==> flow/design.v <==
module joinC #(parameter N = 5)(
	input [N - 1 : 0] valid_in,
	output reg  [N - 1 : 0] ready_in,
	output valid_out,
	input ready_out
);
	assign valid_out = &valid_in; 
	reg[N - 1 : 0] singleValid;
	integer i, j;
	always @(*)begin
		for(i = 0; i < N; i = i + 1)begin
			singleValid[i] = 1;
			for(j = 0; j < N; j = j + 1)
				if(i != j)
					singleValid[i] = singleValid[i] & valid_in[j];
		end
		for(i = 0; i < N; i = i + 1)begin
			ready_in[i] = singleValid[i] & ready_out;
		end
	end
endmodule
module OEHB #(parameter INPUTS = 1,
		parameter OUTPUTS = 1,
		parameter DATA_IN_SIZE = 32,
		parameter DATA_OUT_SIZE = 32)
	(
		input clk,
		input rst,
		input [INPUTS * (DATA_IN_SIZE)- 1 : 0]data_in_bus,
		input [INPUTS - 1 : 0]valid_in_bus,
		output [INPUTS - 1 : 0] ready_in_bus,
		output [OUTPUTS * (DATA_OUT_SIZE) - 1 : 0]data_out_bus,
		output reg [OUTPUTS - 1 : 0]valid_out_bus,
		input 	[OUTPUTS - 1 : 0] ready_out_bus
);
	wire reg_en;
	reg [DATA_IN_SIZE - 1 : 0] data_reg;
	always@(posedge clk, posedge rst)
		if(rst)
			valid_out_bus[0] <= 0;
		else
			valid_out_bus[0] <= valid_in_bus[0] | ~ready_in_bus[0];
	always@(posedge clk, posedge rst)
		if(rst)
			data_reg <= 0;
		else if(reg_en)
			data_reg <= data_in_bus[0 * DATA_IN_SIZE +: DATA_IN_SIZE];
	assign data_out_bus[0 * DATA_OUT_SIZE +: DATA_OUT_SIZE] = data_reg;
	assign ready_in_bus[0] = ~valid_out_bus[0] | ready_out_bus[0];
	assign reg_en = ready_in_bus[0] & valid_in_bus[0];
endmodule
module delay_buffer #(parameter SIZE = 32) (
	input clk, rst,
	input valid_in, ready_in,
	output valid_out
);
	reg [SIZE - 1 : 0] shift_reg;
	always @(posedge clk)begin
		if(ready_in | rst)
			shift_reg[0] <= valid_in;
	end
	always @(posedge clk)begin
		if(rst)
			shift_reg[SIZE - 1 : 1] <= 0;
		else if(ready_in)
			shift_reg[SIZE - 1 : 1] <= shift_reg[SIZE - 2 : 0];
	end
	assign valid_out = shift_reg[SIZE - 1];
endmodule
module mul_4_stage (
	input clk, ce,
	input[31 : 0] a,
	input [31 : 0] b,
	output [31 : 0] p
);
	reg [31 : 0] a_reg, b_reg, q0, q1, q2;
	wire [63 : 0] mul_wire;
	assign mul_wire = a_reg * b_reg;
	wire [31 : 0] mul;
	assign mul = mul_wire[31 : 0];
	always @(posedge clk)
		if(ce)begin
			a_reg <= a;
			b_reg <= b;
			q0 <= mul;
			q1 <= q0;
			q2 <= q1;
		end
	assign p = q2;
endmodule
module mul_op #(parameter INPUTS = 2,
		parameter OUTPUTS = 1,
		parameter DATA_IN_SIZE = 32,
		parameter DATA_OUT_SIZE = 32)
		(
		input clk,
		input rst,
		input [INPUTS * (DATA_IN_SIZE)- 1 : 0]data_in_bus,
		input [INPUTS - 1 : 0]valid_in_bus,
		output [INPUTS - 1 : 0] ready_in_bus,
		output [OUTPUTS * (DATA_OUT_SIZE) - 1 : 0]data_out_bus,
		output [OUTPUTS - 1 : 0]valid_out_bus,
		input 	[OUTPUTS - 1 : 0] ready_out_bus
);
	localparam LATENCY = 4;
	wire [2 * DATA_OUT_SIZE - 1 : 0] temp_result;
	wire join_valid;
	wire buff_valid, oehb_valid, oehb_ready;
	wire oehb_dataOut, oehb_datain;
	joinC #(.N(INPUTS)) add_fork(.valid_in(valid_in_bus), .ready_in(ready_in_bus), .valid_out(join_valid), .ready_out(oehb_ready));
	mul_4_stage multiply_unit (.clk(clk), .ce(oehb_ready), .a(data_in_bus[0 * DATA_IN_SIZE +: DATA_IN_SIZE]), .b(data_in_bus[1 * DATA_IN_SIZE +: DATA_IN_SIZE]), .p(data_out_bus[0 * DATA_OUT_SIZE +: DATA_OUT_SIZE]));
	delay_buffer #(.SIZE(LATENCY - 1))delay_buff(.clk(clk), .rst(rst), .valid_in(join_valid), .ready_in(oehb_ready), .valid_out(buff_valid));
	OEHB #(.INPUTS(1), .OUTPUTS(1), .DATA_IN_SIZE(1), .DATA_OUT_SIZE(1)) oehb_buffer (.clk(clk), .rst(rst),
										 .data_in_bus(1'b0), .valid_in_bus(buff_valid), .ready_in_bus(oehb_ready),
										 .data_out_bus(oehb_dataOut), .valid_out_bus(valid_out_bus[0]), .ready_out_bus(ready_out_bus[0]));
endmodule
clock: 6.54 ns
lec_check: 0
cap_margin: 0
cell_pad_in_sites_global_placement: 0
core_margin: 2
core_utilization: 72
cts_cluster_diameter: 28
cts_cluster_size: 50
min_routing_layer: met1
place_density_lb_addon: 0.0
setup_slack_margin: 1.94
slew_margin: 20
tns_end_percent: 60
run.sh (not shown) runs the stock make flow with config.mk's settings and CLKGATE_MAP_FILE=.
The starting point completed, yet does not pass: negative setup slack.
Rerun with:
Settings changed: CAP_MARGIN 0 to 20, CELL_PAD_IN_SITES_GLOBAL_PLACEMENT 0 to unset, CORE_UTILIZATION 72 to 57, CTS_CLUSTER_DIAMETER 28 to unset, CTS_CLUSTER_SIZE 50 to unset, MIN_ROUTING_LAYER met1 to unset, PLACE_DENSITY_LB_ADDON 0.0 to unset, SETUP_SLACK_MARGIN 1.94 to unset, TNS_END_PERCENT 60 to unset.
Clock period 6.54 ns to 7.52 ns, I/O delays scaled along.
Now the flow finished clean. Setup slack gains 820 ps. Area after synthesis is unchanged. Routed wire length fell by about a fifth. Cell area falls by a little under a tenth. Hold slack stays flat.

* * *

RTL: the design.v shown in full above, as it stands there.
export LEC_CHECK = 0
export ABC_AREA = 1
export CAP_MARGIN = 20
export CELL_PAD_IN_SITES_DETAIL_PLACEMENT = 1
export CORE_ASPECT_RATIO = 1.13
export CORE_MARGIN = 2
export CORE_UTILIZATION = 22
export GPL_ROUTABILITY_DRIVEN = 0
export GPL_TIMING_DRIVEN = 0
export MAX_ROUTING_LAYER = met4
export SLEW_MARGIN = 30
create_clock -name core_clock -period 7.01 [get_ports {clk}]
Next try:
Settings changed: CORE_MARGIN 2 to 9, CORE_UTILIZATION 22 to 40, GPL_TIMING_DRIVEN 0 to default.
The new run passed the timing, design-rule and antenna checks.
Global-route usage goes up by 6.7 points.
Die size decreases by 38%.
Cell area fell by 3.8%.
Clock-buffer cell count stays the same.
Synthesized area is unchanged.
Setup slack improved by 0.051 ns.
Worst hold slack is about the same.
Wire length drops by 8.3%.
Next try:
Settings changed: CORE_MARGIN 9 to 2, CORE_UTILIZATION 40 to 22, CTS_CLUSTER_SIZE from default to 23, GPL_ROUTABILITY_DRIVEN 0 to 1, GPL_TIMING_DRIVEN from default to 0.
Outcome:
- register-to-register slack degrades by 0.11 ns
- flip-flop count stays the same
- non-clock buffer count increases by 42
- first-iteration DRC count decreases by a quarter to a third
- final area increases by a few percent
- count of clock-buffer cells in the layout does not change
Next try:
Settings changed: ABC_AREA 1 to default, CELL_PAD_IN_SITES_DETAIL_PLACEMENT 1 to default, CORE_ASPECT_RATIO 1.13 to default, CORE_UTILIZATION 22 to 40, CTS_CLUSTER_SIZE 23 to default, GPL_ROUTABILITY_DRIVEN 1 to default, GPL_TIMING_DRIVEN 0 to default, MAX_ROUTING_LAYER met4 to default, SLEW_MARGIN 30 to 20.
Clock period 7.01 ns to 8.0 ns, I/O delays scaled along.
What happened:
- The new run ran to the end with no violations
- count of clock-buffer cells in the layout rose by 1
- worst setup slack gains 0.49 ns
- register-to-register slack gets better by 0.49 ns
- fmax goes down by 6.7%
- via count is lower by 23%
- final area fell by 11%
- die area went down by 47%
- synthesized cell count shrinks by 25%
- synthesized area went down by 5.1%
